<file path="design/flow/config.mk">
export PLATFORM = sky130hd
export DESIGN_NAME = alu_top
export DESIGN_NICKNAME = alu_top
export VERILOG_FILES = /design/flow/design.v
export SDC_FILE = /design/flow/constraint.sdc
export NUM_CORES = 4
export LEC_CHECK = 0
export ABC_AREA = 1
export CAP_MARGIN = 15
export CELL_PAD_IN_SITES_DETAIL_PLACEMENT = 0
export CELL_PAD_IN_SITES_GLOBAL_PLACEMENT = 2
export CORE_MARGIN = 9
export CORE_UTILIZATION = 34
export CTS_CLUSTER_DIAMETER = 356
export CTS_CLUSTER_SIZE = 40
export GPL_TIMING_DRIVEN = 0
export SETUP_SLACK_MARGIN = 0.66
export SLEW_MARGIN = 20
export TNS_END_PERCENT = 60
</file>
<file path="design/flow/constraint.sdc">
create_clock -name core_clock -period 50.3 [get_ports {clk}]
set_input_delay 10.0600 -clock core_clock [delete_from_list [all_inputs] [get_ports {clk}]]
set_output_delay 10.0600 -clock core_clock [all_outputs]
set_load 0.01 [all_outputs]
</file>
<file path="design/flow/design.v">
module alu_top (
    input             clk,
    input      [15:0] a,
    input      [15:0] b,
    input      [2:0]  opcode,
    input      [1:0]  mode,
    output reg [31:0] result,
    output reg        eq
);
    reg [15:0] a_q;
    reg [15:0] b_q;
    reg [2:0]  opcode_q;
    reg [1:0]  mode_q;
    wire [31:0] alu_out;
    wire        alu_eq;
    ALU u_alu (.a(a_q), .b(b_q), .opcode(opcode_q), .mode(mode_q),
               .outALU(alu_out), .eq(alu_eq));
    always @(posedge clk) begin
        a_q      <= a;
        b_q      <= b;
        opcode_q <= opcode;
        mode_q   <= mode;
        result   <= alu_out;
        eq       <= alu_eq;
    end
endmodule

`timescale 1ns / 1ps
module logic_unit(a,b,opcode,outlu,eq);
input [15:0] a;
input [15:0] b;
input [2:0] opcode;
output [31:0] outlu;
output eq;
reg [31:0] outlu;
reg eq;
always@(a,b,opcode)
begin
	case(opcode)
	3'b000: outlu = {16'h0000, (a & b)};
	3'b001: outlu = {16'h0000, (a | b)};
	3'b010: outlu = {16'h0000, (a ^ b)};
	3'b011: outlu = {16'h0000, (~ a)};	
	default outlu = 32'h00000000;
	endcase
end
always@(a,b)
begin
	if( a == b) begin
	eq = 1;
	end
	else begin
	eq = 0;
	end
end
endmodule
`timescale 1ns / 1ps
module arith(a,b,opcode,outau);
input [15:0] a;
input [15:0] b;
input [2:0] opcode;
output [31:0] outau;
reg [31:0] outau;
always@(a,b,opcode)
begin
	case(opcode)
	3'b000: outau = {16'h0000, a + b};
	3'b001: outau = a * b;
	3'b010: if (a > b) begin
		outau = a - b;
		end
		else begin
		outau = b - a;
		end
	3'b011: if (a > b) begin
		outau = (b == 16'h0000) ? 32'hFFFFFFFF : a / b;
		end
		else begin
		outau = (a == 16'h0000) ? 32'hFFFFFFFF : b / a;
		end
	3'b100: outau = a + 1;
	3'b101: outau = a - 1;
	default outau = 32'h00000000;
	endcase
end
endmodule
`timescale 1ns / 1ps
module crypto(a,opcode,outcu);
input [15:0] a;
input [2:0] opcode;
output reg [31:0] outcu;
integer i;
always@(a,opcode)
begin
	outcu = 32'h00000000;
	case(opcode)
    3'b000: outcu = (a>>1) ^ a;
    3'b001: begin
        for (i=0; i<16; i=i+1) begin
        outcu[i] = ^(a>>i);  
    end
    end
	default outcu = 32'h00000000;
	endcase
end   
endmodule
`timescale 1ns / 1ps
module ALU( a, b, opcode, mode, outALU, eq);
input [15:0] a;
input [15:0] b;
input [2:0] opcode;
input [1:0] mode;
output [31:0] outALU;
output  eq;
reg [31:0] outALU;
reg eq;
wire [31:0] outau;
wire [31:0] outlu;
wire [31:0] outcu;
wire teq;
arith a1 (.a(a), .b(b), .opcode(opcode), .outau(outau));
logic_unit l1 (.a(a), .b(b), .opcode(opcode), .outlu(outlu), .eq(teq));
crypto d1 (.a(a),.opcode(opcode), .outcu(outcu));
always@(*)
begin
	if(mode == 2'b00) begin
	outALU = outlu;
	end
	else if (mode == 2'b01) begin
	outALU = outau;
	end
	else if (mode == 2'b10) begin
	outALU = outcu;
	end
	else begin
	outALU = 32'h00000000;
	end
	eq = teq;
end
endmodule
</file>
<file path="design/flow/run.sh">
#!/bin/bash
# the make line also repeats each setting of config.mk as NAME=value (left out here)
make -C /OpenROAD-flow-scripts/flow DESIGN_CONFIG=/design/flow/config.mk WORK_HOME=/design/flow/orfs CLKGATE_MAP_FILE= finish
</file>
==> results of run 1 <==
[routing by layer]
| layer | vias up | routed length (µm) | part of all wire, % |
|---|---|---|---|
| li1 | 23500 | - | - |
| met4 | 0 | 7240 | 4.0 |
| met5 | - | 0 | 0 |
| met3 | 370 | 8530 | 4.7 |
| met2 | 1275 | 86400 | 47 |
| met1 | 22900 | 80200 | 44 |
[repair_timing]
| item | in CTS | in global routing |
|---|---|---|
| pin swaps | 505 | 513 |
| gates resized | 651 | 414 |
| buffers inserted | 1837 | 233 |
| cloned | 20 | 0 |
| endpoints found under the setup margin | 13 | 12 |
[final cells by class]
type	count	area, µm²	share of cell area, %
Buffer	166	2250	3.52
Clock buffer	10	239	0.373
Antenna cell	1	2.50	0.00391
Clock inverter	6	92.6	0.145
Sequential cell	70	1490	2.33
Timing Repair Buffer	2154	17000	26.5
Multi-Input combinational cell	4666	37000	57.8
Inverter	1020	4090	6.38
Tap cell	1500	1880	2.93
[stage by stage]
step,instance area [µm²],util (%)
2_1_floorplan,40300,-
3_3_place_gp,42900,38.1
3_5_place_dp,43000,38.2
4_1_cts,60500,53.7
5_1_grt,64000,56.8
6_report,64000,56.8
==> impl_metrics.env, run 1 <==
# yosys + openroad results
export IMPL_pre_cts_ws_ns=-42.98
export IMPL_maxCapViolCount=0
export IMPL_grt_overflow=0
export IMPL_via_per_inst=5.01
export IMPL_reg2reg_from="b_q[8]"
export IMPL_area_growth_pct=65.5
export IMPL_rows=123
export IMPL_num_nets_final=8914
export IMPL_finalSetupTns_ns=-173.54
export IMPL_routed_wl_um=182000
export IMPL_crit_end="result[0]"
export IMPL_die_h_um=355
export IMPL_worstSetupPathType="flip-flop to flip-flop"
export IMPL_drtIter0Drc=2953
export IMPL_drt_first_pass_iters=6
export IMPL_clock_skew_ns=0.0200
export IMPL_core_um2=113000
export IMPL_critPathArrivalTime_ns=80.03
export IMPL_met3_usage_pct=2.87
export IMPL_ys_top_cells_by_count="1342 x nand2_1, 959 x inv_1, 592 x ha_1"
export IMPL_placed_cells=7485
export IMPL_setup_viol=10
export IMPL_final_antenna_net_count=0
export IMPL_htree_num_levels=3
export IMPL_setup_ws_ns=-29.45
export IMPL_busiest_layer="met2"
export IMPL_synth_top_area_share_pct=19.1
export IMPL_simple_gate_area_share_pct=30.4
export IMPL_period_needed_ns=79.75
export IMPL_yosysWarnings=5
export IMPL_cpPeakStageDelay_ns=0.39
export IMPL_largest_area_cell="ha_1"
export IMPL_holdPathEnd="result[0]"
export IMPL_n_fill_cell=10400
export IMPL_grt_max_degree=18
export IMPL_port_buffer_count=70
export IMPL_io_pins=71
export IMPL_status="finished with violations"
export IMPL_xor_area_share_pct=7.36
export IMPL_syn_area_um2=38700
export IMPL_cp_num_cells=670
export IMPL_ys_sh_aoi_pct=16.4
export IMPL_min_path_type="flip-flop to flip-flop"
export IMPL_drc=0
export IMPL_ctsHoldBuffers=0
export IMPL_synth_seq_share_pct=3.62
export IMPL_hold_slack_ns=0.787
export IMPL_slew_headroom_pct=24.5
export IMPL_clkLatencyLatePin_ns=0.39
export IMPL_end_kind="flip-flop"
export IMPL_clk_path_buf_depth=2
export IMPL_so_faults="negative setup slack"
export IMPL_period_used_pct=159
export IMPL_start_kind="flip-flop"
export IMPL_fp_utilization_pct=34.3
export IMPL_startpoint="b_q[8]"
export IMPL_max_freq_mhz=12.5
export IMPL_syn_area_per_cell_um2=6.56
export IMPL_vias=48000
export IMPL_synthArstFlopShare_pct=0
export IMPL_worst_slew_pin_transition_ns=1.13
export IMPL_critPathTopFamily="buffers and inverters"
export IMPL_grt_pass1_wl_um=272000
export IMPL_cts_sinks=70
export IMPL_cts_tree="done"
export IMPL_reg2regPathDepth=670
export IMPL_grt_use_met2_pct=47.1
export IMPL_holdPathStages=5
export IMPL_syn_inst=5895
export IMPL_top_cell="nand2_1"
export IMPL_numSynthFlops=70
export IMPL_mux_share_pct=0.0291
export IMPL_cp_common_cell="buf_4"
export IMPL_area_leaders="ha_1 19%, nand2_1 13%, fa_1 10%"
export IMPL_antenna_found_initial=3
export IMPL_synth_cell_types=94
export IMPL_stdcell_count=9593
export IMPL_maxSlewViolCount=0
export IMPL_grt_use_met1_pct=34.7
export IMPL_dieWidth_um=355
export IMPL_logic_family="simple AND/OR/NAND/NOR gates"
export IMPL_edf_count=0
export IMPL_dp_hpwl_um=116000
export IMPL_synthFlopType="dfxtp_1"
export IMPL_cp_max_fo=10
export IMPL_cp_required_ns=50.57
export IMPL_r2r_slack_ns=-29.45
export IMPL_fa_ha_area_share_pct=29.3
export IMPL_rsz0062_at_grt="yes"
export IMPL_ys_cells=5895
export IMPL_path_buffers=381
export IMPL_critPathSlowestCell="dfxtp_4"
export IMPL_cts_root_buf="clkbuf_16"
export IMPL_clk_pin_slew_ns=0.08
export IMPL_grt_pass1_vias=48300
export IMPL_r2r_end="result[0]"
export IMPL_gp_congestion=0.929
export IMPL_chipArea_um2=126000
export IMPL_drt_wirelength_per_cell_um=19.0
export IMPL_grt_use_total_pct=27.0
export IMPL_finalHoldViolations=0
export IMPL_yosys_area_um2=38700
export IMPL_cts_buffers_inserted=9
export IMPL_min_from="opcode_q[2]"
export IMPL_tool_warnings=97
==> inputs of run 2 (changes only) <==
- ABC_AREA: 1 -> unset
- CAP_MARGIN: 15 -> 20
- CELL_PAD_IN_SITES_DETAIL_PLACEMENT: 0 -> unset
- CELL_PAD_IN_SITES_GLOBAL_PLACEMENT: 2 -> unset
- CORE_MARGIN: 9 -> 2
- CORE_UTILIZATION: 34 -> 58
- CTS_CLUSTER_DIAMETER: 356 -> unset
- CTS_CLUSTER_SIZE: 40 -> unset
- GPL_TIMING_DRIVEN: 0 -> unset
- SETUP_SLACK_MARGIN: 0.66 -> 5.0
- TNS_END_PERCENT: 60 -> unset
- clock period: 50.3 -> 54.3 ns (I/O delays scaled with it)
==> run 2 against run 1 <==
The flow now stops in 5_1_grt; die size down 48%; synthesized area down 5.4%; synthesized cell count fell by 16%.
==> impl_metrics.env, run 2 <==
# yosys + openroad results
export IMPL_synthArstFlopShare_pct=0
export IMPL_dp_hpwl_um=120000
export IMPL_top_cell="ha_1"
export IMPL_error="[ERROR GRT-0232] Routing congestion too high. Check the congestion heatmap in the GUI."
export IMPL_rows=92
export IMPL_cts_sinks=70
export IMPL_pre_cts_ws_ns=-28.93
export IMPL_htree_num_levels=3
export IMPL_core_um2=62700
export IMPL_numSynthFlops=70
export IMPL_yosysWarnings=5
export IMPL_simple_gate_area_share_pct=21.7
export IMPL_ys_top_cells_by_count="592 x ha_1, 527 x nand2_1, 500 x nor2_1"
export IMPL_mux_share_pct=4.36
export IMPL_synth_top_area_share_pct=20.2
export IMPL_xor_area_share_pct=6.34
export IMPL_cts_root_buf="clkbuf_16"
export IMPL_haltStage="5_1_grt"
export IMPL_syn_area_per_cell_um2=7.40
export IMPL_synthFlopType="dfxtp_1"
export IMPL_gp_congestion=1.07
export IMPL_grt_overflow=1045
export IMPL_fa_ha_area_share_pct=31.0
export IMPL_ys_cells=4948
export IMPL_largest_area_cell="ha_1"
export IMPL_port_buffer_count=70
export IMPL_clk_path_buf_depth=2
export IMPL_status="did not finish"
export IMPL_grt_use_total_pct=85.7
export IMPL_syn_inst=4948
export IMPL_edf_count=0
export IMPL_chipArea_um2=65100
export IMPL_synth_seq_share_pct=3.83
export IMPL_ys_sh_aoi_pct=27.0
export IMPL_placed_cells=7168
export IMPL_area_leaders="ha_1 20%, fa_1 11%, nand2_1 5.4%"
export IMPL_fp_utilization_pct=58.4
export IMPL_syn_area_um2=36600
export IMPL_yosys_area_um2=36600
export IMPL_synth_cell_types=121
export IMPL_die_h_um=255
export IMPL_cts_buffers_inserted=9
export IMPL_io_pins=71
export IMPL_logic_family="adder cells"
export IMPL_dieWidth_um=255
==> run 2: what timing repair did <==
action                     in CTS
setup buffers                 328
hold buffers                    0
pin swaps                     253
gates cloned                    3
resized                       259
setup endpoints to repair      10
==> run 2: routing by layer <==
layer  GRT overflow  track usage (%)
met3             30             71.6
met5              2             54.9
met1             45             83.8
met2            677              101
met4            291             88.3
==> run 2: through the flow <==
step	setup TNS, ns	area, µm²
after floorplan	-162.94	38500
after global placement	-118.68	50100
after detailed placement	-137.41	50100
after CTS	-113.90	54200
==> inputs of run 3 (changes only) <==
- ABC_AREA: unset -> 1
- CAP_MARGIN: 20 -> 15
- CORE_MARGIN: 2 -> 4
- CORE_UTILIZATION: 58 -> 72
- CTS_CLUSTER_DIAMETER: unset -> 44
- SETUP_SLACK_MARGIN: 5.0 -> -1.63
- TNS_END_PERCENT: unset -> 85
- clock period: 54.3 -> 23.0 ns (I/O delays scaled with it)
==> run 3 against run 2 <==
The run fails in 3_5_place_dp; die size shrank 12%; synthesized area grew 5.7%; synthesized cell count grew 19%.
==> impl_metrics.env, run 3 <==
# yosys + openroad results
export IMPL_status="did not finish"
export IMPL_haltStage="3_5_place_dp"
export IMPL_error="Error: detail_place.tcl, 38 bad optional access"
export IMPL_numSynthFlops=70
export IMPL_edf_count=0
export IMPL_port_buffer_count=70
export IMPL_dieWidth_um=240
export IMPL_synth_seq_share_pct=3.62
export IMPL_ys_cells=5895
export IMPL_syn_area_per_cell_um2=6.56
export IMPL_syn_inst=5895
export IMPL_yosysWarnings=5
export IMPL_fa_ha_area_share_pct=29.3
export IMPL_simple_gate_area_share_pct=30.4
export IMPL_ys_top_cells_by_count="1342 x nand2_1, 959 x inv_1, 592 x ha_1"
export IMPL_synthArstFlopShare_pct=0
export IMPL_top_cell="nand2_1"
export IMPL_io_pins=71
export IMPL_area_leaders="ha_1 19%, nand2_1 13%, fa_1 10%"
export IMPL_rows=84
export IMPL_die_h_um=240
export IMPL_synthFlopType="dfxtp_1"
export IMPL_mux_share_pct=0.0291
export IMPL_logic_family="simple AND/OR/NAND/NOR gates"
export IMPL_fp_utilization_pct=73.2
export IMPL_xor_area_share_pct=7.36
export IMPL_gp_congestion=1.13
export IMPL_ys_sh_aoi_pct=16.4
export IMPL_largest_area_cell="ha_1"
export IMPL_chipArea_um2=57500
export IMPL_core_um2=52900
export IMPL_synth_cell_types=94
export IMPL_synth_top_area_share_pct=19.1
export IMPL_syn_area_um2=38700
export IMPL_yosys_area_um2=38700
==> run 3: through the flow <==
stage	std cells	TNS, ns	area, µm²	setup WS [ns]
2_1_floorplan	5910	-561.16	40400	-56.29
3_3_place_gp	8074	-467.92	52200	-47.34
==> inputs of run 4 (changes only) <==
- ABC_AREA: 1 -> 0
- CELL_PAD_IN_SITES_DETAIL_PLACEMENT: unset -> 2
- CELL_PAD_IN_SITES_GLOBAL_PLACEMENT: unset -> 2
- CORE_UTILIZATION: 72 -> 65
- CTS_CLUSTER_DIAMETER: 44 -> 356
- CTS_CLUSTER_SIZE: unset -> 24
- GPL_ROUTABILITY_DRIVEN: unset -> 0
- GPL_TIMING_DRIVEN: unset -> 0
- HOLD_SLACK_MARGIN: unset -> 0.01
- MAX_ROUTING_LAYER: unset -> met4
- PLACE_DENSITY_LB_ADDON: unset -> 0.0
- SETUP_SLACK_MARGIN: -1.63 -> 5.0
- TNS_END_PERCENT: 85 -> 60
- clock period: 23.0 -> 50.3 ns (I/O delays scaled with it)
==> run 4 against run 3 <==
The flow stops in 3_1_place_gp_skip_io; die size increased by 4.6%; synthesized cell count decreased by 16%; synthesized area decreased by 5.4%.
==> impl_metrics.env, run 4 <==
# yosys + openroad results
export IMPL_top_cell="ha_1"
export IMPL_die_h_um=245
export IMPL_syn_area_per_cell_um2=7.40
export IMPL_error="[ERROR FLW-0024] Place density exceeds 1.0 (current PLACE_DENSITY_LB_ADDON =  0.0). Please check if the value of  PLACE_DENSITY_LB_ADDON is between 0 and 0.99."
export IMPL_yosys_area_um2=36600
export IMPL_logic_family="adder cells"
export IMPL_mux_share_pct=4.36
export IMPL_fa_ha_area_share_pct=31.0
export IMPL_ys_sh_aoi_pct=27.0
export IMPL_largest_area_cell="ha_1"
export IMPL_ys_cells=4948
export IMPL_simple_gate_area_share_pct=21.7
export IMPL_rows=86
export IMPL_synthArstFlopShare_pct=0
export IMPL_area_leaders="ha_1 20%, fa_1 11%, nand2_1 5.4%"
export IMPL_ys_top_cells_by_count="592 x ha_1, 527 x nand2_1, 500 x nor2_1"
export IMPL_synth_cell_types=121
export IMPL_core_um2=55400
export IMPL_fp_utilization_pct=66.1
export IMPL_xor_area_share_pct=6.34
export IMPL_synth_top_area_share_pct=20.2
export IMPL_chipArea_um2=60200
export IMPL_synthFlopType="dfxtp_1"
export IMPL_syn_area_um2=36600
export IMPL_edf_count=0
export IMPL_syn_inst=4948
export IMPL_yosysWarnings=5
export IMPL_numSynthFlops=70
export IMPL_synth_seq_share_pct=3.83
export IMPL_dieWidth_um=245
export IMPL_haltStage="3_1_place_gp_skip_io"
export IMPL_status="did not finish"
==> inputs of run 5 (changes only) <==
- ABC_AREA: 0 -> unset
- CAP_MARGIN: 15 -> 35
- CELL_PAD_IN_SITES_DETAIL_PLACEMENT: 2 -> unset
- CELL_PAD_IN_SITES_GLOBAL_PLACEMENT: 2 -> unset
- CORE_MARGIN: 4 -> 6
- CORE_UTILIZATION: 65 -> 40
- CTS_CLUSTER_DIAMETER: 356 -> 256
- CTS_CLUSTER_SIZE: 24 -> 100
- GPL_ROUTABILITY_DRIVEN: 0 -> unset
- GPL_TIMING_DRIVEN: 0 -> unset
- HOLD_SLACK_MARGIN: 0.01 -> 0.16
- MAX_ROUTING_LAYER: met4 -> unset
- PLACE_DENSITY: unset -> 0.75
- PLACE_DENSITY_LB_ADDON: 0.0 -> unset
- SETUP_SLACK_MARGIN: 5.0 -> -2.0
- TNS_END_PERCENT: 60 -> 20
- clock period: 50.3 -> 90.0 ns (I/O delays scaled with it)
==> run 5 against run 4 <==
The run now finishes clean; die size increased by 64%; synthesized area is the same; synthesized cell count unchanged.
==> impl_metrics.env, run 5 <==
# yosys + openroad results
export IMPL_status="no timing/DRC/antenna violations"
export IMPL_synth_top_area_share_pct=20.2
export IMPL_logic_family="adder cells"
export IMPL_yosysWarnings=5
export IMPL_die_h_um=315
export IMPL_cts_buffers_inserted=9
export IMPL_rows=110
export IMPL_chipArea_um2=98900
export IMPL_simple_gate_area_share_pct=21.7
export IMPL_grt_pass1_vias=38200
export IMPL_cp_num_cells=441
export IMPL_vias=39900
export IMPL_tool_warnings=92
export IMPL_r2r_slack_ns=2.26
export IMPL_area_leaders="ha_1 20%, fa_1 11%, nand2_1 5.4%"
export IMPL_syn_area_um2=36600
export IMPL_htree_num_levels=3
export IMPL_ys_cells=4948
export IMPL_grt_pass1_wl_um=204000
export IMPL_fp_utilization_pct=40.5
export IMPL_synthFlopType="dfxtp_1"
export IMPL_reg2reg_from="a_q[13]"
export IMPL_grt_max_degree=51
export IMPL_worstSetupPathType="flip-flop to flip-flop"
export IMPL_clkLatencyLatePin_ns=0.40
export IMPL_cp_common_cell="o21a_1"
export IMPL_routed_wl_um=133000
export IMPL_synth_seq_share_pct=3.83
export IMPL_maxCapViolCount=0
export IMPL_port_buffer_count=70
export IMPL_ys_top_cells_by_count="592 x ha_1, 527 x nand2_1, 500 x nor2_1"
export IMPL_start_kind="flip-flop"
export IMPL_ys_sh_aoi_pct=27.0
export IMPL_grt_overflow=0
export IMPL_drc=0
export IMPL_end_kind="flip-flop"
export IMPL_cts_tree="done"
export IMPL_drtIter0Drc=3301
export IMPL_yosys_area_um2=36600
export IMPL_fa_ha_area_share_pct=31.0
export IMPL_max_freq_mhz=11.4
export IMPL_startpoint="a_q[13]"
export IMPL_clk_pin_slew_ns=0.07
export IMPL_antenna_found_initial=1
export IMPL_edf_count=0
export IMPL_mux_share_pct=4.36
export IMPL_grt_use_total_pct=25.1
export IMPL_core_um2=90300
export IMPL_via_per_inst=6.18
export IMPL_clk_path_buf_depth=2
export IMPL_period_needed_ns=87.74
export IMPL_cts_root_buf="clkbuf_16"
export IMPL_cpPeakStageDelay_ns=0.58
export IMPL_xor_area_share_pct=6.34
export IMPL_period_used_pct=97.5
export IMPL_critPathTopFamily="AND-OR/OR-AND gates"
export IMPL_min_from="mode_q[0]"
export IMPL_clock_skew_ns=0.0272
export IMPL_finalHoldViolations=0
export IMPL_final_antenna_net_count=0
export IMPL_finalSetupTns_ns=0
export IMPL_largest_area_cell="ha_1"
export IMPL_reg2regPathDepth=441
export IMPL_n_fill_cell=8825
export IMPL_drt_first_pass_iters=9
export IMPL_r2r_end="result[0]"
export IMPL_synthArstFlopShare_pct=0
export IMPL_holdPathStages=2
export IMPL_gp_congestion=1.01
export IMPL_cts_sinks=70
export IMPL_io_pins=71
export IMPL_min_path_type="flip-flop to flip-flop"
export IMPL_worst_slew_pin_transition_ns=0.984
export IMPL_num_nets_final=6098
export IMPL_drt_wirelength_per_cell_um=20.6
export IMPL_numSynthFlops=70
export IMPL_maxSlewViolCount=0
export IMPL_synth_cell_types=121
export IMPL_crit_end="result[0]"
export IMPL_dp_hpwl_um=102000
export IMPL_path_buffers=27
export IMPL_slew_headroom_pct=34.3
export IMPL_cp_max_fo=23
export IMPL_syn_inst=4948
export IMPL_top_cell="ha_1"
export IMPL_critPathSlowestCell="or4_1"
export IMPL_holdPathEnd="result[6]"
export IMPL_syn_area_per_cell_um2=7.40
export IMPL_area_growth_pct=16.7
export IMPL_critPathArrivalTime_ns=88.02
export IMPL_setup_viol=0
export IMPL_cp_required_ns=90.28
export IMPL_dieWidth_um=315
-- run 5: layer usage --
layer  wire [µm]  vias up  global-route usage [%]
met4        7440        0                    11.3
met3       11700      472                    4.34
met5           0        -                       0
met1       53400    19000                    31.5
li1            -    18600                       -
met2       60200     1832                    42.1
-- run 5: metrics by stage --
stage	setup WS [ns]	std cells	instance area (µm²)	util, %	hold WS (ns)
6_report	2.26	6453	42700	47.3	0.858
5_1_grt	-2.67	6452	42700	47.3	0.877
2_1_floorplan	-1.96	4963	36900	-	0.548
3_3_place_gp	0.205	6364	41000	45.4	0.848
4_1_cts	-1.95	6382	41300	45.8	0.857
3_5_place_dp	-1.79	6365	41000	45.5	0.842
-- run 5: cell type report --
| class | instances | area [µm²] | area share, % |
|---|---|---|---|
| clock buffers | 11 | 253 | 0.592 |
| well taps | 1176 | 1470 | 3.44 |
| clock inverters | 5 | 38.8 | 0.0908 |
| multi-input cells | 4349 | 34400 | 80.4 |
| flip-flops and latches | 70 | 1410 | 3.29 |
| diodes | 1 | 2.50 | 0.00586 |
| repair buffers | 479 | 3810 | 8.91 |
| inverters | 362 | 1380 | 3.23 |
-- run 5: what timing repair did --
| action | 4_1_cts | 5_1_grt |
|---|---|---|
| setup buffers | 0 | 69 |
| setup endpoints to repair | 1 | 3 |
| resized | 0 | 197 |
| gates cloned | 1 | 6 |
| hold buffers | 0 | 0 |
| pin swaps | 1 | 61 |
==> inputs of run 6 (changes only) <==
- ABC_AREA: unset -> 0
- CAP_MARGIN: 35 -> 20
- CELL_PAD_IN_SITES_GLOBAL_PLACEMENT: unset -> 3
- CORE_ASPECT_RATIO: unset -> 1.03
- CORE_MARGIN: 6 -> 4
- CORE_UTILIZATION: 40 -> 53
- CTS_CLUSTER_DIAMETER: 256 -> unset
- CTS_CLUSTER_SIZE: 100 -> unset
- GPL_TIMING_DRIVEN: unset -> 0
- HOLD_SLACK_MARGIN: 0.16 -> 0.17
- MAX_ROUTING_LAYER: unset -> met5
- PLACE_DENSITY: 0.75 -> unset
- PLACE_DENSITY_LB_ADDON: unset -> 0.13
- SETUP_SLACK_MARGIN: -2.0 -> 5.0
- TNS_END_PERCENT: 20 -> unset
- clock period: 90.0 -> 80.3 ns (I/O delays scaled with it)
==> run 6 against run 5 <==
The run now fails in 3_1_place_gp_skip_io; synthesized area is the same; synthesized cell count unchanged; die size is 26% lower.
==> impl_metrics.env, run 6 <==
# yosys + openroad results
export IMPL_edf_count=0
export IMPL_haltStage="3_1_place_gp_skip_io"
export IMPL_syn_area_um2=36600
export IMPL_synth_cell_types=121
export IMPL_logic_family="adder cells"
export IMPL_yosys_area_um2=36600
export IMPL_syn_area_per_cell_um2=7.40
export IMPL_dieWidth_um=267
export IMPL_core_um2=68200
export IMPL_simple_gate_area_share_pct=21.7
export IMPL_ys_cells=4948
export IMPL_die_h_um=275
export IMPL_mux_share_pct=4.36
export IMPL_fp_utilization_pct=53.7
export IMPL_area_leaders="ha_1 20%, fa_1 11%, nand2_1 5.4%"
export IMPL_status="did not finish"
export IMPL_xor_area_share_pct=6.34
export IMPL_syn_inst=4948
export IMPL_rows=97
export IMPL_synthArstFlopShare_pct=0
export IMPL_largest_area_cell="ha_1"
export IMPL_ys_sh_aoi_pct=27.0
export IMPL_chipArea_um2=73300
export IMPL_synthFlopType="dfxtp_1"
export IMPL_top_cell="ha_1"
export IMPL_numSynthFlops=70
export IMPL_synth_seq_share_pct=3.83
export IMPL_fa_ha_area_share_pct=31.0
export IMPL_yosysWarnings=5
export IMPL_ys_top_cells_by_count="592 x ha_1, 527 x nand2_1, 500 x nor2_1"
export IMPL_error="[ERROR FLW-0024] Place density exceeds 1.0 (current PLACE_DENSITY_LB_ADDON =  0.13). Please check if the value of  PLACE_DENSITY_LB_ADDON is between 0 and 0.99."
export IMPL_synth_top_area_share_pct=20.2
==> inputs of run 7 (changes only) <==
- ABC_AREA: 0 -> 1
- CAP_MARGIN: 20 -> 15
- CELL_PAD_IN_SITES_GLOBAL_PLACEMENT: 3 -> unset
- CORE_ASPECT_RATIO: 1.03 -> unset
- CORE_MARGIN: 4 -> 2
- CORE_UTILIZATION: 53 -> 69
- CTS_CLUSTER_DIAMETER: unset -> 44
- GPL_TIMING_DRIVEN: 0 -> unset
- HOLD_SLACK_MARGIN: 0.17 -> unset
- MAX_ROUTING_LAYER: met5 -> met4
- PLACE_DENSITY_LB_ADDON: 0.13 -> unset
- SETUP_SLACK_MARGIN: 5.0 -> 0.66
- TNS_END_PERCENT: unset -> 85
- clock period: 80.3 -> 73.8 ns (I/O delays scaled with it)
==> run 7 against run 6 <==
The run fails in 5_1_grt; die size decreased by 21%; synthesized cell count increased by 19%; synthesized area increased by 5.7%.
==> impl_metrics.env, run 7 <==
# yosys + openroad results
export IMPL_top_cell="nand2_1"
export IMPL_synth_cell_types=94
export IMPL_cts_root_buf="clkbuf_16"
export IMPL_cts_buffers_inserted=9
export IMPL_area_leaders="ha_1 19%, nand2_1 13%, fa_1 10%"
export IMPL_simple_gate_area_share_pct=30.4
export IMPL_die_h_um=241
export IMPL_synth_seq_share_pct=3.62
export IMPL_mux_share_pct=0.0291
export IMPL_gp_congestion=1.10
export IMPL_syn_inst=5895
export IMPL_xor_area_share_pct=7.36
export IMPL_largest_area_cell="ha_1"
export IMPL_core_um2=55300
export IMPL_dieWidth_um=241
export IMPL_ys_top_cells_by_count="1342 x nand2_1, 959 x inv_1, 592 x ha_1"
export IMPL_numSynthFlops=70
export IMPL_yosys_area_um2=38700
export IMPL_synth_top_area_share_pct=19.1
export IMPL_place_area_um2=43300
export IMPL_syn_area_um2=38700
export IMPL_haltStage="5_1_grt"
export IMPL_fp_utilization_pct=70.0
export IMPL_syn_area_per_cell_um2=6.56
export IMPL_chipArea_um2=58000
export IMPL_io_pins=71
export IMPL_rows=86
export IMPL_clk_path_buf_depth=2
export IMPL_fa_ha_area_share_pct=29.3
export IMPL_status="did not finish"
export IMPL_ys_cells=5895
export IMPL_logic_family="simple AND/OR/NAND/NOR gates"
export IMPL_cts_sinks=70
export IMPL_yosysWarnings=5
export IMPL_ys_sh_aoi_pct=16.4
export IMPL_synthFlopType="dfxtp_1"
export IMPL_port_buffer_count=70
export IMPL_htree_num_levels=3
export IMPL_synthArstFlopShare_pct=0
export IMPL_pre_cts_ws_ns=-3.00
export IMPL_edf_count=0
export IMPL_dp_hpwl_um=94900
## run 7: repair_timing
action | in CTS
setup buffers | 163
setup endpoints to repair | 2
cloned | 7
hold buffers | 0
pin swaps | 109
gates resized | 89
## run 7: stage by stage
stage / hold WS (ns) / std cells
CTS: 0.747 / 7164
detailed placement: 0.736 / 6978
global placement: 0.761 / 6978
floorplan: 0.560 / 5910
==> inputs of run 8 (changes only) <==
- CORE_ASPECT_RATIO: unset -> 0.5
- CORE_MARGIN: 2 -> 4
- CORE_UTILIZATION: 69 -> 42
- CTS_CLUSTER_DIAMETER: 44 -> 324
- MAX_ROUTING_LAYER: met4 -> unset
- clock period: 73.8 -> 50.3 ns (I/O delays scaled with it)
==> run 8 against run 7 <==
The layout now fails its checks (negative setup slack); synthesized cell count unchanged; synthesized area unchanged; die size increased by 68%.
==> impl_metrics.env, run 8 <==
# yosys + openroad results
export IMPL_hold_slack_ns=0.746
export IMPL_via_per_inst=5.27
export IMPL_setup_ws_ns=-24.37
export IMPL_top_cell="nand2_1"
export IMPL_fin_area_um2=62500
export IMPL_chipArea_um2=97300
export IMPL_ys_cells=5895
export IMPL_io_pins=71
export IMPL_syn_area_um2=38700
export IMPL_finalHoldViolations=0
export IMPL_worstSetupPathType="flip-flop to flip-flop"
export IMPL_critPathSlowestCell="dfxtp_4"
export IMPL_yosys_area_um2=38700
export IMPL_numSynthFlops=70
export IMPL_cts_sinks=70
export IMPL_antenna_found_initial=4
export IMPL_clk_pin_slew_ns=0.06
export IMPL_clock_skew_ns=0.0158
export IMPL_clk_path_buf_depth=2
export IMPL_synth_top_area_share_pct=19.1
export IMPL_grt_use_total_pct=31.3
export IMPL_drtIter0Drc=3751
export IMPL_maxSlewViolCount=0
export IMPL_n_fill_cell=7126
export IMPL_path_buffers=184
export IMPL_maxCapViolCount=0
export IMPL_area_leaders="ha_1 19%, nand2_1 13%, fa_1 10%"
export IMPL_ctsHoldBuffers=0
export IMPL_min_path_type="flip-flop to flip-flop"
export IMPL_n_antenna_cell=0
export IMPL_clkLatencyLatePin_ns=0.38
export IMPL_fa_ha_area_share_pct=29.3
export IMPL_dp_hpwl_um=117000
export IMPL_cp_required_ns=50.56
export IMPL_cts_tree="done"
export IMPL_r2r_slack_ns=-24.37
export IMPL_core_um2=91000
export IMPL_period_used_pct=148
export IMPL_drt_first_pass_iters=6
export IMPL_grt_overflow=0
export IMPL_grt_pass1_wl_um=250000
export IMPL_cts_buffers_inserted=9
export IMPL_simple_gate_area_share_pct=30.4
export IMPL_drt_wirelength_per_cell_um=17.7
export IMPL_tool_warnings=95
export IMPL_synthArstFlopShare_pct=0
export IMPL_max_freq_mhz=13.4
export IMPL_rows=78
export IMPL_logic_family="simple AND/OR/NAND/NOR gates"
export IMPL_area_growth_pct=61.6
export IMPL_yosysWarnings=5
export IMPL_setup_viol=10
export IMPL_so_faults="negative setup slack"
export IMPL_drc=0
export IMPL_num_nets_final=9099
export IMPL_start_kind="flip-flop"
export IMPL_startpoint="a_q[7]"
export IMPL_ys_sh_aoi_pct=16.4
export IMPL_cpPeakStageDelay_ns=0.38
export IMPL_seqCellArea_um2=1430
export IMPL_synth_cell_types=94
export IMPL_cp_num_cells=612
export IMPL_combGateArea_um2=35700
export IMPL_ys_top_cells_by_count="1342 x nand2_1, 959 x inv_1, 592 x ha_1"
export IMPL_mux_share_pct=0.0291
export IMPL_xor_area_share_pct=7.36
export IMPL_final_antenna_net_count=0
export IMPL_vias=50100
export IMPL_pre_cts_ws_ns=-24.21
export IMPL_port_buffer_count=70
export IMPL_edf_count=0
export IMPL_syn_inst=5895
export IMPL_end_kind="flip-flop"
export IMPL_crit_end="result[0]"
export IMPL_worst_slew_pin_transition_ns=1.18
export IMPL_critPathArrivalTime_ns=74.93
export IMPL_reg2regPathDepth=612
export IMPL_synthFlopType="dfxtp_1"
export IMPL_htree_num_levels=3
export IMPL_place_area_um2=53100
export IMPL_grt_pass1_vias=49400
export IMPL_gp_congestion=0.978
export IMPL_grt_max_degree=43
export IMPL_fp_utilization_pct=42.5
export IMPL_cp_max_fo=8
export IMPL_synth_seq_share_pct=3.62
export IMPL_routed_wl_um=168000
export IMPL_holdPathStages=3
export IMPL_r2r_end="result[0]"
export IMPL_largest_area_cell="ha_1"
export IMPL_reg2reg_from="a_q[7]"
export IMPL_dieWidth_um=437
export IMPL_critPathTopFamily="AND-OR/OR-AND gates"
export IMPL_die_h_um=223
export IMPL_cp_common_cell="buf_4"
export IMPL_rsz0062_at_grt="yes"
export IMPL_min_from="mode_q[0]"
export IMPL_syn_area_per_cell_um2=6.56
export IMPL_status="finished with violations"
export IMPL_cts_root_buf="clkbuf_16"
export IMPL_period_needed_ns=74.67
export IMPL_holdPathEnd="result[3]"
export IMPL_slew_headroom_pct=21.2
## run 8: repair_timing
action,CTS,global route
buffers inserted,651,188
pin swaps,307,501
gates resized,258,392
gates cloned,10,1
setup endpoints to repair,10,11
## run 8: cell type report
| class | count | share of cell area, % |
|---|---|---|
| inverters | 1020 | 6.35 |
| repair buffers | 2512 | 31.1 |
| flip-flops and latches | 70 | 2.29 |
| repair inverters | 4 | 0.0500 |
| clock buffers | 11 | 0.388 |
| clock inverters | 5 | 0.170 |
| well taps | 1240 | 2.48 |
| multi-input cells | 4655 | 57.1 |
## run 8: through the flow
step / cells / setup TNS, ns / util, %
after floorplan: 5910 / -164.59 / -
after global placement: 8651 / -107.72 / 58.3
after global routing: 9517 / -166.42 / 68.7
after detailed placement: 8651 / -130.35 / 58.3
after CTS: 9328 / -97.36 / 65.3
final: 9517 / -132.33 / 68.7
## run 8: per-layer routing
layer | global-route usage (%) | up-vias | wire [µm]
met1 | 40.1 | 23800 | 70200
met3 | 3.53 | 591 | 11100
met2 | 53.9 | 1989 | 78700
met5 | 0 | - | 13
li1 | - | 23800 | -
met4 | 11.8 | 2 | 8030
==> inputs of run 9 (changes only) <==
- CAP_MARGIN: 15 -> 20
- CORE_ASPECT_RATIO: 0.5 -> unset
- CORE_MARGIN: 4 -> 2
- CORE_UTILIZATION: 42 -> 66
- CTS_CLUSTER_DIAMETER: 324 -> 336
- CTS_CLUSTER_SIZE: unset -> 43
- SETUP_SLACK_MARGIN: 0.66 -> unset
- TNS_END_PERCENT: 85 -> 5
- clock period: 50.3 -> 67.0 ns (I/O delays scaled with it)
==> run 9 against run 8 <==
The flow now stops in 5_1_grt; synthesized cell count is the same; die size shrank 38%; synthesized area is the same.
==> impl_metrics.env, run 9 <==
# yosys + openroad results
export IMPL_rows=88
export IMPL_dieWidth_um=246
export IMPL_synth_cell_types=94
export IMPL_simple_gate_area_share_pct=30.4
export IMPL_syn_area_per_cell_um2=6.56
export IMPL_die_h_um=246
export IMPL_ys_sh_aoi_pct=16.4
export IMPL_synthFlopType="dfxtp_1"
export IMPL_largest_area_cell="ha_1"
export IMPL_edf_count=0
export IMPL_yosysWarnings=5
export IMPL_place_area_um2=51800
export IMPL_port_buffer_count=70
export IMPL_xor_area_share_pct=7.36
export IMPL_ys_cells=5895
export IMPL_ys_top_cells_by_count="1342 x nand2_1, 959 x inv_1, 592 x ha_1"
export IMPL_top_cell="nand2_1"
export IMPL_gp_congestion=1.07
export IMPL_dp_hpwl_um=126000
export IMPL_mux_share_pct=0.0291
export IMPL_io_pins=71
export IMPL_haltStage="5_1_grt"
export IMPL_syn_inst=5895
export IMPL_status="did not finish"
export IMPL_pre_cts_ws_ns=-11.96
export IMPL_core_um2=57800
export IMPL_synth_seq_share_pct=3.62
export IMPL_cts_root_buf="clkbuf_16"
export IMPL_fp_utilization_pct=66.9
export IMPL_yosys_area_um2=38700
export IMPL_cts_buffers_inserted=9
export IMPL_grt_overflow=1877
export IMPL_synthArstFlopShare_pct=0
export IMPL_fa_ha_area_share_pct=29.3
export IMPL_area_leaders="ha_1 19%, nand2_1 13%, fa_1 10%"
export IMPL_grt_use_total_pct=92.8
export IMPL_chipArea_um2=60600
export IMPL_logic_family="simple AND/OR/NAND/NOR gates"
export IMPL_synth_top_area_share_pct=19.1
export IMPL_htree_num_levels=3
export IMPL_syn_area_um2=38700
export IMPL_clk_path_buf_depth=2
export IMPL_numSynthFlops=70
export IMPL_ctsHoldBuffers=0
export IMPL_cts_sinks=70
export IMPL_error="[ERROR GRT-0116] Global routing finished with congestion. Check the congestion regions in the DRC Viewer."
## run 9: per-stage QoR
| step | setup TNS (ns) | util (%) | instances | hold slack, ns |
|---|---|---|---|---|
| 2_1_floorplan | -41.38 | - | 5910 | 0.560 |
| 3_3_place_gp | -6.92 | 89.7 | 8150 | 0.758 |
| 3_5_place_dp | -38.14 | 89.7 | 8150 | 0.757 |
| 4_1_cts | -17.33 | 96.1 | 8520 | 0.780 |
## run 9: routing by layer
| layer | GRT overflow | track usage [%] |
|---|---|---|
| met1 | 110 | 87.6 |
| met2 | 1165 | 108 |
| met3 | 100 | 81.3 |
| met4 | 481 | 99.6 |
| met5 | 21 | 61.8 |
## run 9: repair_timing
action	CTS
endpoints found under the setup margin	5
gates cloned	6
pin swaps	230
resized	206
buffers inserted	348
hold endpoints to repair	0
==> inputs of run 10 (changes only) <==
- ABC_AREA: 1 -> 0
- CAP_MARGIN: 20 -> 15
- CORE_ASPECT_RATIO: unset -> 0.5
- CORE_UTILIZATION: 66 -> 72
- CTS_CLUSTER_DIAMETER: 336 -> 339
- CTS_CLUSTER_SIZE: 43 -> unset
- MAX_ROUTING_LAYER: unset -> met4
- SETUP_SLACK_MARGIN: unset -> 0.66
- clock period: 67.0 -> 73.8 ns (I/O delays scaled with it)
==> run 10 against run 9 <==
The run fails in 4_1_cts; die size shrank 13%; synthesized cell count fell by 16%; synthesized area fell by 5.4%.
==> impl_metrics.env, run 10 <==
# yosys + openroad results
export IMPL_status="did not finish"
export IMPL_haltStage="4_1_cts"
export IMPL_error="[ERROR DPL-0038] Utilization greater than 100%, impossible to legalize"
export IMPL_logic_family="adder cells"
export IMPL_synthFlopType="dfxtp_1"
export IMPL_gp_congestion=1.18
export IMPL_ys_sh_aoi_pct=27.0
export IMPL_yosys_area_um2=36600
export IMPL_placed_cells=6871
export IMPL_io_pins=71
export IMPL_xor_area_share_pct=6.34
export IMPL_top_cell="ha_1"
export IMPL_area_leaders="ha_1 20%, fa_1 11%, nand2_1 5.4%"
export IMPL_synth_top_area_share_pct=20.2
export IMPL_rows=58
export IMPL_fa_ha_area_share_pct=31.0
export IMPL_largest_area_cell="ha_1"
export IMPL_port_buffer_count=70
export IMPL_syn_area_per_cell_um2=7.40
export IMPL_synthArstFlopShare_pct=0
export IMPL_synth_cell_types=121
export IMPL_mux_share_pct=4.36
export IMPL_dieWidth_um=323
export IMPL_core_um2=50200
export IMPL_ys_cells=4948
export IMPL_synth_seq_share_pct=3.83
export IMPL_place_area_um2=48600
export IMPL_syn_area_um2=36600
export IMPL_chipArea_um2=52800
export IMPL_edf_count=0
export IMPL_yosysWarnings=5
export IMPL_dp_hpwl_um=148000
export IMPL_simple_gate_area_share_pct=21.7
export IMPL_ys_top_cells_by_count="592 x ha_1, 527 x nand2_1, 500 x nor2_1"
export IMPL_die_h_um=163
export IMPL_fp_utilization_pct=72.9
export IMPL_syn_inst=4948
export IMPL_numSynthFlops=70
## run 10: stage by stage
step	worst slack, ns	util, %	setup TNS [ns]
2_1_floorplan	-13.39	-	-37.17
3_3_place_gp	-6.43	96.8	-12.40
3_5_place_dp	-13.34	96.8	-36.57
==> inputs of run 11 (changes only) <==
- ABC_AREA: 0 -> 1
- CELL_PAD_IN_SITES_DETAIL_PLACEMENT: unset -> 2
- CELL_PAD_IN_SITES_GLOBAL_PLACEMENT: unset -> 2
- CORE_ASPECT_RATIO: 0.5 -> unset
- CORE_MARGIN: 2 -> 9
- CORE_UTILIZATION: 72 -> 52
- CTS_CLUSTER_DIAMETER: 339 -> 356
- CTS_CLUSTER_SIZE: unset -> 24
- GPL_TIMING_DRIVEN: unset -> 0
- PLACE_DENSITY_LB_ADDON: unset -> 0.0
- TNS_END_PERCENT: 5 -> 60
- clock period: 73.8 -> 50.3 ns (I/O delays scaled with it)
==> run 11 against run 10 <==
The run fails in 3_1_place_gp_skip_io; die size increased by 60%; synthesized cell count grew 19%; synthesized area up 5.7%.
==> impl_metrics.env, run 11 <==
# yosys + openroad results
export IMPL_status="did not finish"
export IMPL_haltStage="3_1_place_gp_skip_io"
export IMPL_error="[ERROR FLW-0024] Place density exceeds 1.0 (current PLACE_DENSITY_LB_ADDON =  0.0). Please check if the value of  PLACE_DENSITY_LB_ADDON is between 0 and 0.99."
export IMPL_synth_seq_share_pct=3.62
export IMPL_top_cell="nand2_1"
export IMPL_area_leaders="ha_1 19%, nand2_1 13%, fa_1 10%"
export IMPL_synth_cell_types=94
export IMPL_rows=99
export IMPL_die_h_um=291
export IMPL_ys_top_cells_by_count="1342 x nand2_1, 959 x inv_1, 592 x ha_1"
export IMPL_largest_area_cell="ha_1"
export IMPL_fp_utilization_pct=52.8
export IMPL_chipArea_um2=84600
export IMPL_edf_count=0
export IMPL_syn_area_per_cell_um2=6.56
export IMPL_simple_gate_area_share_pct=30.4
export IMPL_mux_share_pct=0.0291
export IMPL_syn_area_um2=38700
export IMPL_logic_family="simple AND/OR/NAND/NOR gates"
export IMPL_fa_ha_area_share_pct=29.3
export IMPL_xor_area_share_pct=7.36
export IMPL_yosys_area_um2=38700
export IMPL_synthArstFlopShare_pct=0
export IMPL_dieWidth_um=291
export IMPL_synth_top_area_share_pct=19.1
export IMPL_ys_cells=5895
export IMPL_synthFlopType="dfxtp_1"
export IMPL_core_um2=73300
export IMPL_numSynthFlops=70
export IMPL_syn_inst=5895
export IMPL_yosysWarnings=5
export IMPL_ys_sh_aoi_pct=16.4
==> inputs of run 12 (changes only) <==
- ABC_AREA: 1 -> 0
- CELL_PAD_IN_SITES_DETAIL_PLACEMENT: 2 -> unset
- CELL_PAD_IN_SITES_GLOBAL_PLACEMENT: 2 -> unset
- CORE_MARGIN: 9 -> 2
- CORE_UTILIZATION: 52 -> 70
- CTS_CLUSTER_DIAMETER: 356 -> 351
- CTS_CLUSTER_SIZE: 24 -> 33
- GPL_TIMING_DRIVEN: 0 -> unset
- PLACE_DENSITY_LB_ADDON: 0.0 -> unset
- TNS_END_PERCENT: 60 -> 5
- clock period: 50.3 -> 72.0 ns (I/O delays scaled with it)
==> run 12 against run 11 <==
The run fails in 4_1_cts; synthesized cell count fell by 16%; synthesized area fell by 5.4%; die size fell by 36%.
==> impl_metrics.env, run 12 <==
# yosys + openroad results
export IMPL_ys_sh_aoi_pct=27.0
export IMPL_synth_cell_types=121
export IMPL_haltStage="4_1_cts"
export IMPL_rows=83
export IMPL_simple_gate_area_share_pct=21.7
export IMPL_synth_top_area_share_pct=20.2
export IMPL_synthFlopType="dfxtp_1"
export IMPL_dp_hpwl_um=137000
export IMPL_chipArea_um2=54100
export IMPL_syn_area_per_cell_um2=7.40
export IMPL_status="did not finish"
export IMPL_error="[ERROR DPL-0038] Utilization greater than 100%, impossible to legalize"
export IMPL_fp_utilization_pct=71.1
export IMPL_gp_congestion=1.20
export IMPL_core_um2=51500
export IMPL_die_h_um=233
export IMPL_edf_count=0
export IMPL_numSynthFlops=70
export IMPL_syn_inst=4948
export IMPL_mux_share_pct=4.36
export IMPL_yosysWarnings=5
export IMPL_synthArstFlopShare_pct=0
export IMPL_dieWidth_um=233
export IMPL_fa_ha_area_share_pct=31.0
export IMPL_logic_family="adder cells"
export IMPL_port_buffer_count=70
export IMPL_largest_area_cell="ha_1"
export IMPL_xor_area_share_pct=6.34
export IMPL_ys_top_cells_by_count="592 x ha_1, 527 x nand2_1, 500 x nor2_1"
export IMPL_top_cell="ha_1"
export IMPL_pre_cts_ws_ns=-14.69
export IMPL_ys_cells=4948
export IMPL_area_leaders="ha_1 20%, fa_1 11%, nand2_1 5.4%"
export IMPL_syn_area_um2=36600
export IMPL_yosys_area_um2=36600
export IMPL_synth_seq_share_pct=3.83
export IMPL_io_pins=71
export IMPL_placed_cells=6889
## run 12: per-stage QoR
stage	instance area [µm²]
2_1_floorplan	38100
3_3_place_gp	48800
3_5_place_dp	48800
==> inputs of run 13 (changes only) <==
- ABC_AREA: 0 -> unset
- CAP_MARGIN: 15 -> 20
- CORE_UTILIZATION: 70 -> 40
- CTS_CLUSTER_DIAMETER: 351 -> unset
- CTS_CLUSTER_SIZE: 33 -> unset
- MAX_ROUTING_LAYER: met4 -> unset
- SETUP_SLACK_MARGIN: 0.66 -> unset
- TNS_END_PERCENT: 5 -> unset
- clock period: 72.0 -> 69.6 ns (I/O delays scaled with it)
==> run 13 against run 12 <==
The layout now fails its checks (negative setup slack); die size increased by 74%; synthesized cell count unchanged; synthesized area unchanged.
==> impl_metrics.env, run 13 <==
# yosys + openroad results
export IMPL_status="finished with violations"
export IMPL_so_faults="negative setup slack"
export IMPL_startpoint="a_q[0]"
export IMPL_area_leaders="ha_1 20%, fa_1 11%, nand2_1 5.4%"
export IMPL_min_from="mode_q[0]"
export IMPL_grt_pass1_wl_um=241000
export IMPL_synth_top_area_share_pct=20.2
export IMPL_antenna_found_initial=2
export IMPL_final_antenna_net_count=0
export IMPL_reg2regPathDepth=453
export IMPL_end_kind="flip-flop"
export IMPL_logic_family="adder cells"
export IMPL_cts_buffers_inserted=9
export IMPL_clock_skew_ns=0.0190
export IMPL_r2r_slack_ns=-11.39
export IMPL_io_pins=71
export IMPL_maxCapViolCount=0
export IMPL_critPathTopFamily="AND-OR/OR-AND gates"
export IMPL_worst_slew_pin_transition_ns=1.21
export IMPL_crit_end="result[0]"
export IMPL_r2r_end="result[0]"
export IMPL_chipArea_um2=94000
export IMPL_drtIter0Drc=3639
export IMPL_edf_count=0
export IMPL_synth_seq_share_pct=3.83
export IMPL_largest_area_cell="ha_1"
export IMPL_rsz0062_at_grt="yes"
export IMPL_holdPathStages=3
export IMPL_die_h_um=307
export IMPL_synthFlopType="dfxtp_1"
export IMPL_syn_area_per_cell_um2=7.40
export IMPL_slew_headroom_pct=19.0
export IMPL_port_buffer_count=70
export IMPL_grt_use_total_pct=32.1
export IMPL_yosys_area_um2=36600
export IMPL_yosysWarnings=5
export IMPL_synthArstFlopShare_pct=0
export IMPL_setup_viol=4
export IMPL_clk_pin_slew_ns=0.08
export IMPL_grt_overflow=0
export IMPL_tool_warnings=95
export IMPL_routed_wl_um=156000
export IMPL_finalHoldViolations=0
export IMPL_ys_sh_aoi_pct=27.0
export IMPL_mux_share_pct=4.36
export IMPL_pre_cts_ws_ns=-14.15
export IMPL_reg2reg_from="a_q[0]"
export IMPL_num_nets_final=7381
export IMPL_period_used_pct=116
export IMPL_xor_area_share_pct=6.34
export IMPL_syn_area_um2=36600
export IMPL_drt_first_pass_iters=6
export IMPL_vias=44800
export IMPL_top_cell="ha_1"
export IMPL_holdPathEnd="result[2]"
export IMPL_synth_cell_types=121
export IMPL_critPathSlowestCell="or4_4"
export IMPL_max_freq_mhz=12.3
export IMPL_gp_congestion=1.01
export IMPL_cts_sinks=70
export IMPL_cp_num_cells=453
export IMPL_grt_pass1_vias=44000
export IMPL_worstSetupPathType="flip-flop to flip-flop"
export IMPL_cp_max_fo=17
export IMPL_fp_utilization_pct=40.5
export IMPL_rows=110
export IMPL_core_um2=90400
export IMPL_clk_path_buf_depth=2
export IMPL_cp_common_cell="o21a_1"
export IMPL_via_per_inst=5.79
export IMPL_drc=0
export IMPL_critPathArrivalTime_ns=81.27
export IMPL_maxSlewViolCount=0
export IMPL_htree_num_levels=3
export IMPL_path_buffers=35
export IMPL_min_path_type="flip-flop to flip-flop"
export IMPL_simple_gate_area_share_pct=21.7
export IMPL_dieWidth_um=307
export IMPL_fa_ha_area_share_pct=31.0
export IMPL_dp_hpwl_um=119000
export IMPL_period_needed_ns=80.99
export IMPL_drt_wirelength_per_cell_um=20.1
export IMPL_cts_tree="done"
export IMPL_numSynthFlops=70
export IMPL_cts_root_buf="clkbuf_16"
export IMPL_cpPeakStageDelay_ns=0.57
export IMPL_ys_cells=4948
export IMPL_cp_required_ns=69.88
export IMPL_grt_max_degree=51
export IMPL_start_kind="flip-flop"
export IMPL_area_growth_pct=48.7
export IMPL_setup_ws_ns=-11.39
export IMPL_clkLatencyLatePin_ns=0.40
export IMPL_syn_inst=4948
export IMPL_ys_top_cells_by_count="592 x ha_1, 527 x nand2_1, 500 x nor2_1"
## run 13: area by class of cell
cell class	count	area (µm²)
Fill cell	8059	36000
Clock inverter	6	67.6
Timing Repair Buffer	1766	13700
Tap cell	1176	1470
Clock buffer	10	229
Inverter	362	1390
Multi-Input combinational cell	4345	36200
Sequential cell	70	1430
Antenna cell	3	7.51
## run 13: timing repair
action                                  in CTS  in global routing
endpoints found under the setup margin       5                  5
pin swaps                                  221                130
hold endpoints to repair                     0                  0
buffers inserted                           183                 62
cloned                                       4                  0
hold buffers                                 0                  0
resized                                    235                133
## run 13: layer usage
metal  vias to the layer above  global-route usage, %  routed length [µm]
met5                         -                      0                   0
met4                         0                   13.6                7470
met3                       402                   3.48               12200
met2                      1842                   53.0               70100
met1                     21400                   42.5               65900
li1                      21100                      -                   -
## run 13: metrics by stage
step	hold WS, ns	utilization, %	setup TNS (ns)	std cells	cell area (µm²)
2_1_floorplan	0.548	-	-55.24	4963	38400
3_3_place_gp	0.858	55.6	-34.01	7471	50300
3_5_place_dp	0.850	55.6	-41.83	7471	50300
4_1_cts	0.839	59.0	-26.50	7674	53300
5_1_grt	0.892	60.2	-48.83	7735	54400
6_report	0.842	60.2	-30.63	7738	54500
==> inputs of run 14 (changes only) <==
- ABC_AREA: unset -> 1
- CAP_MARGIN: 20 -> 15
- CORE_ASPECT_RATIO: unset -> 0.5
- CORE_MARGIN: 2 -> 4
- CORE_UTILIZATION: 40 -> 50
- CTS_CLUSTER_DIAMETER: unset -> 93
- SETUP_SLACK_MARGIN: unset -> 5.0
- TNS_END_PERCENT: unset -> 85
- clock period: 69.6 -> 50.3 ns (I/O delays scaled with it)
==> run 14 against run 13 <==
The flow now stops in 5_1_grt; synthesized cell count rose by 19%; die size fell by 13%; synthesized area rose by 5.7%.
==> impl_metrics.env, run 14 <==
# yosys + openroad results
export IMPL_synth_top_area_share_pct=19.1
export IMPL_dieWidth_um=401
export IMPL_synth_seq_share_pct=3.62
export IMPL_error="[ERROR GRT-0232] Routing congestion too high. Check the congestion heatmap in the GUI."
export IMPL_clk_path_buf_depth=2
export IMPL_dp_hpwl_um=115000
export IMPL_logic_family="simple AND/OR/NAND/NOR gates"
export IMPL_syn_inst=5895
export IMPL_synthArstFlopShare_pct=0
export IMPL_io_pins=71
export IMPL_ys_sh_aoi_pct=16.4
export IMPL_die_h_um=205
export IMPL_grt_use_total_pct=68.3
export IMPL_ys_top_cells_by_count="1342 x nand2_1, 959 x inv_1, 592 x ha_1"
export IMPL_cts_buffers_inserted=9
export IMPL_yosys_area_um2=38700
export IMPL_status="did not finish"
export IMPL_ys_cells=5895
export IMPL_port_buffer_count=70
export IMPL_synth_cell_types=94
export IMPL_rows=71
export IMPL_gp_congestion=0.974
export IMPL_mux_share_pct=0.0291
export IMPL_cts_sinks=70
export IMPL_xor_area_share_pct=7.36
export IMPL_yosysWarnings=5
export IMPL_fa_ha_area_share_pct=29.3
export IMPL_syn_area_um2=38700
export IMPL_edf_count=0
export IMPL_synthFlopType="dfxtp_1"
export IMPL_area_leaders="ha_1 19%, nand2_1 13%, fa_1 10%"
export IMPL_cts_root_buf="clkbuf_16"
export IMPL_top_cell="nand2_1"
export IMPL_htree_num_levels=3
export IMPL_grt_overflow=67
export IMPL_simple_gate_area_share_pct=30.4
export IMPL_haltStage="5_1_grt"
export IMPL_core_um2=75900
export IMPL_chipArea_um2=82200
export IMPL_numSynthFlops=70
export IMPL_largest_area_cell="ha_1"
export IMPL_fp_utilization_pct=51.0
export IMPL_syn_area_per_cell_um2=6.56
[run 14: metal layers]
metal  overflow  GRT usage (%)
met1          0           70.0
met2         35           84.9
met3          3           52.8
met4         29           60.5
met5          0           40.5
[run 14: stage by stage]
step | area [µm²] | std cells | worst slack (ns) | hold WS [ns]
3_5_place_dp | 52900 | 8442 | -24.41 | 0.674
2_1_floorplan | 40400 | 5910 | -28.99 | 0.560
3_3_place_gp | 52900 | 8442 | -20.97 | 0.677
4_1_cts | 61200 | 9345 | -19.76 | 0.681
[run 14: timing repair]
| action | in CTS |
|---|---|
| pin swaps | 356 |
| hold buffers | 0 |
| endpoints found under the setup margin | 12 |
| resized | 319 |
| buffers inserted | 876 |
| cloned | 11 |
==> inputs of run 15 (changes only) <==
- CELL_PAD_IN_SITES_DETAIL_PLACEMENT: unset -> 2
- CELL_PAD_IN_SITES_GLOBAL_PLACEMENT: unset -> 3
- CORE_ASPECT_RATIO: 0.5 -> unset
- CORE_MARGIN: 4 -> 9
- CORE_UTILIZATION: 50 -> 34
- CTS_CLUSTER_DIAMETER: 93 -> 356
- CTS_CLUSTER_SIZE: unset -> 40
- SETUP_SLACK_MARGIN: 5.0 -> 0.66
- TNS_END_PERCENT: 85 -> 60
==> run 15 against run 14 <==
The run fails in 3_5_place_dp; synthesized area is the same; die size increased by 54%; synthesized cell count unchanged.
==> impl_metrics.env, run 15 <==
# yosys + openroad results
export IMPL_largest_area_cell="ha_1"
export IMPL_dieWidth_um=355
export IMPL_numSynthFlops=70
export IMPL_yosys_area_um2=38700
export IMPL_syn_area_um2=38700
export IMPL_synth_seq_share_pct=3.62
export IMPL_area_leaders="ha_1 19%, nand2_1 13%, fa_1 10%"
export IMPL_ys_sh_aoi_pct=16.4
export IMPL_logic_family="simple AND/OR/NAND/NOR gates"
export IMPL_fp_utilization_pct=34.3
export IMPL_haltStage="3_5_place_dp"
export IMPL_simple_gate_area_share_pct=30.4
export IMPL_error="[ERROR DPL-0033] detailed placement checks failed during check placement."
export IMPL_mux_share_pct=0.0291
export IMPL_port_buffer_count=70
export IMPL_status="did not finish"
export IMPL_syn_inst=5895
export IMPL_fa_ha_area_share_pct=29.3
export IMPL_edf_count=0
export IMPL_ys_top_cells_by_count="1342 x nand2_1, 959 x inv_1, 592 x ha_1"
export IMPL_ys_cells=5895
export IMPL_die_h_um=355
export IMPL_top_cell="nand2_1"
export IMPL_syn_area_per_cell_um2=6.56
export IMPL_yosysWarnings=5
export IMPL_core_um2=113000
export IMPL_synthFlopType="dfxtp_1"
export IMPL_chipArea_um2=126000
export IMPL_synthArstFlopShare_pct=0
export IMPL_synth_top_area_share_pct=19.1
export IMPL_io_pins=71
export IMPL_synth_cell_types=94
export IMPL_rows=123
export IMPL_xor_area_share_pct=7.36
export IMPL_gp_congestion=0.894
## run 15: stage by stage
stage	std cells	setup WS [ns]
floorplan	5910	-29.00
global placement	9010	-21.59
==> inputs of run 16 (changes only) <==
- ABC_AREA: 1 -> unset
- CAP_MARGIN: 15 -> 20
- CELL_PAD_IN_SITES_DETAIL_PLACEMENT: 2 -> unset
- CELL_PAD_IN_SITES_GLOBAL_PLACEMENT: 3 -> unset
- CORE_MARGIN: 9 -> 2
- CORE_UTILIZATION: 34 -> 66
- CTS_CLUSTER_DIAMETER: 356 -> 336
- CTS_CLUSTER_SIZE: 40 -> 43
- SETUP_SLACK_MARGIN: 0.66 -> unset
- TNS_END_PERCENT: 60 -> unset
- clock period: 50.3 -> 82.9 ns (I/O delays scaled with it)
==> run 16 against run 15 <==
Synthesized cell count fell by 16%; die size fell by 55%; now fails the layout checks on negative setup slack; synthesized area fell by 5.4%.
==> impl_metrics.env, run 16 <==
# yosys + openroad results
export IMPL_status="finished with violations"
export IMPL_so_faults="negative setup slack"
export IMPL_io_pins=71
export IMPL_xor_area_share_pct=6.34
export IMPL_cts_tree="done"
export IMPL_grt_pass1_vias=39600
export IMPL_synth_seq_share_pct=3.83
export IMPL_maxSlewViolCount=0
export IMPL_clk_pin_slew_ns=0.07
export IMPL_ys_top_cells_by_count="592 x ha_1, 527 x nand2_1, 500 x nor2_1"
export IMPL_mux_share_pct=4.36
export IMPL_drc=0
export IMPL_top_cell="ha_1"
export IMPL_holdPathStages=2
export IMPL_gp_congestion=1.04
export IMPL_critPathTopFamily="AND-OR/OR-AND gates"
export IMPL_period_used_pct=104
export IMPL_maxCapViolCount=0
export IMPL_cp_num_cells=455
export IMPL_area_growth_pct=26.1
export IMPL_clk_path_buf_depth=2
export IMPL_setup_ws_ns=-3.12
export IMPL_yosysWarnings=5
export IMPL_area_leaders="ha_1 20%, fa_1 11%, nand2_1 5.4%"
export IMPL_cp_required_ns=83.17
export IMPL_worst_slew_pin_transition_ns=1.21
export IMPL_grt_pass1_wl_um=205000
export IMPL_min_from="mode_q[1]"
export IMPL_port_buffer_count=70
export IMPL_yosys_area_um2=36600
export IMPL_end_kind="flip-flop"
export IMPL_grt_overflow=0
export IMPL_critPathSlowestCell="or4_4"
export IMPL_utilization_pct=84.0
export IMPL_simple_gate_area_share_pct=21.7
export IMPL_start_kind="flip-flop"
export IMPL_dieWidth_um=240
export IMPL_ys_sh_aoi_pct=27.0
export IMPL_drt_first_pass_iters=9
export IMPL_cp_common_cell="o21a_1"
export IMPL_slew_headroom_pct=18.9
export IMPL_period_needed_ns=86.02
export IMPL_reg2reg_from="a_q[13]"
export IMPL_synthArstFlopShare_pct=0
export IMPL_vias=44000
export IMPL_drt_wirelength_per_cell_um=23.5
export IMPL_cts_sinks=70
export IMPL_routed_wl_um=148000
export IMPL_drtIter0Drc=5164
export IMPL_clkLatencyLatePin_ns=0.39
export IMPL_via_per_inst=6.98
export IMPL_hold_slack_ns=0.665
export IMPL_startpoint="a_q[13]"
export IMPL_cts_root_buf="clkbuf_16"
export IMPL_numSynthFlops=70
export IMPL_reg2regPathDepth=455
export IMPL_fin_area_um2=46200
export IMPL_logic_family="adder cells"
export IMPL_ys_cells=4948
export IMPL_clock_skew_ns=0.0166
export IMPL_syn_area_per_cell_um2=7.40
export IMPL_chipArea_um2=57400
export IMPL_holdPathEnd="result[9]"
export IMPL_syn_inst=4948
export IMPL_r2r_end="result[0]"
export IMPL_rows=86
export IMPL_syn_area_um2=36600
export IMPL_htree_num_levels=3
export IMPL_synth_cell_types=121
export IMPL_rsz0062_at_grt="yes"
export IMPL_synthFlopType="dfxtp_1"
export IMPL_antenna_found_initial=14
export IMPL_core_um2=55000
export IMPL_cts_buffers_inserted=9
export IMPL_final_antenna_net_count=0
export IMPL_dp_hpwl_um=102000
export IMPL_worstSetupPathType="flip-flop to flip-flop"
export IMPL_synth_top_area_share_pct=20.2
export IMPL_finalHoldViolations=0
export IMPL_fa_ha_area_share_pct=31.0
export IMPL_grt_use_total_pct=44.7
export IMPL_setup_viol=2
export IMPL_grt_max_degree=51
export IMPL_fp_utilization_pct=66.6
export IMPL_num_nets_final=6374
export IMPL_place_area_um2=41900
export IMPL_largest_area_cell="ha_1"
export IMPL_edf_count=0
export IMPL_die_h_um=240
export IMPL_min_path_type="flip-flop to flip-flop"
[run 16: timing repair]
action,in CTS,in global routing
buffers inserted,62,190
hold buffers,0,0
gates resized,109,272
gates cloned,4,1
setup endpoints to repair,2,3
pin swaps,67,270
[run 16: cell type report]
type	instances	area, µm²
diodes	6	15.0
fillers	3397	8820
inverters	362	1370
repair buffers	758	6180
flip-flops and latches	70	1410
clock buffers	9	225
clock inverters	6	87.6
well taps	748	936
multi-input cells	4346	35900
[run 16: metal layers]
metal	track usage, %	up-vias	routed length, µm
met5	0	-	40
met4	24.5	6	12400
met3	8.25	1169	18300
met2	72.5	3412	64100
met1	56.1	20200	53100
li1	-	19100	-
[run 16: metrics by stage]
stage	setup slack, ns	instances
finish	-3.12	6305
global route	-6.22	6303
CTS	0.0368	6108
detailed placement	-3.34	6027
global placement	-0.765	6027
floorplan	-4.27	4963
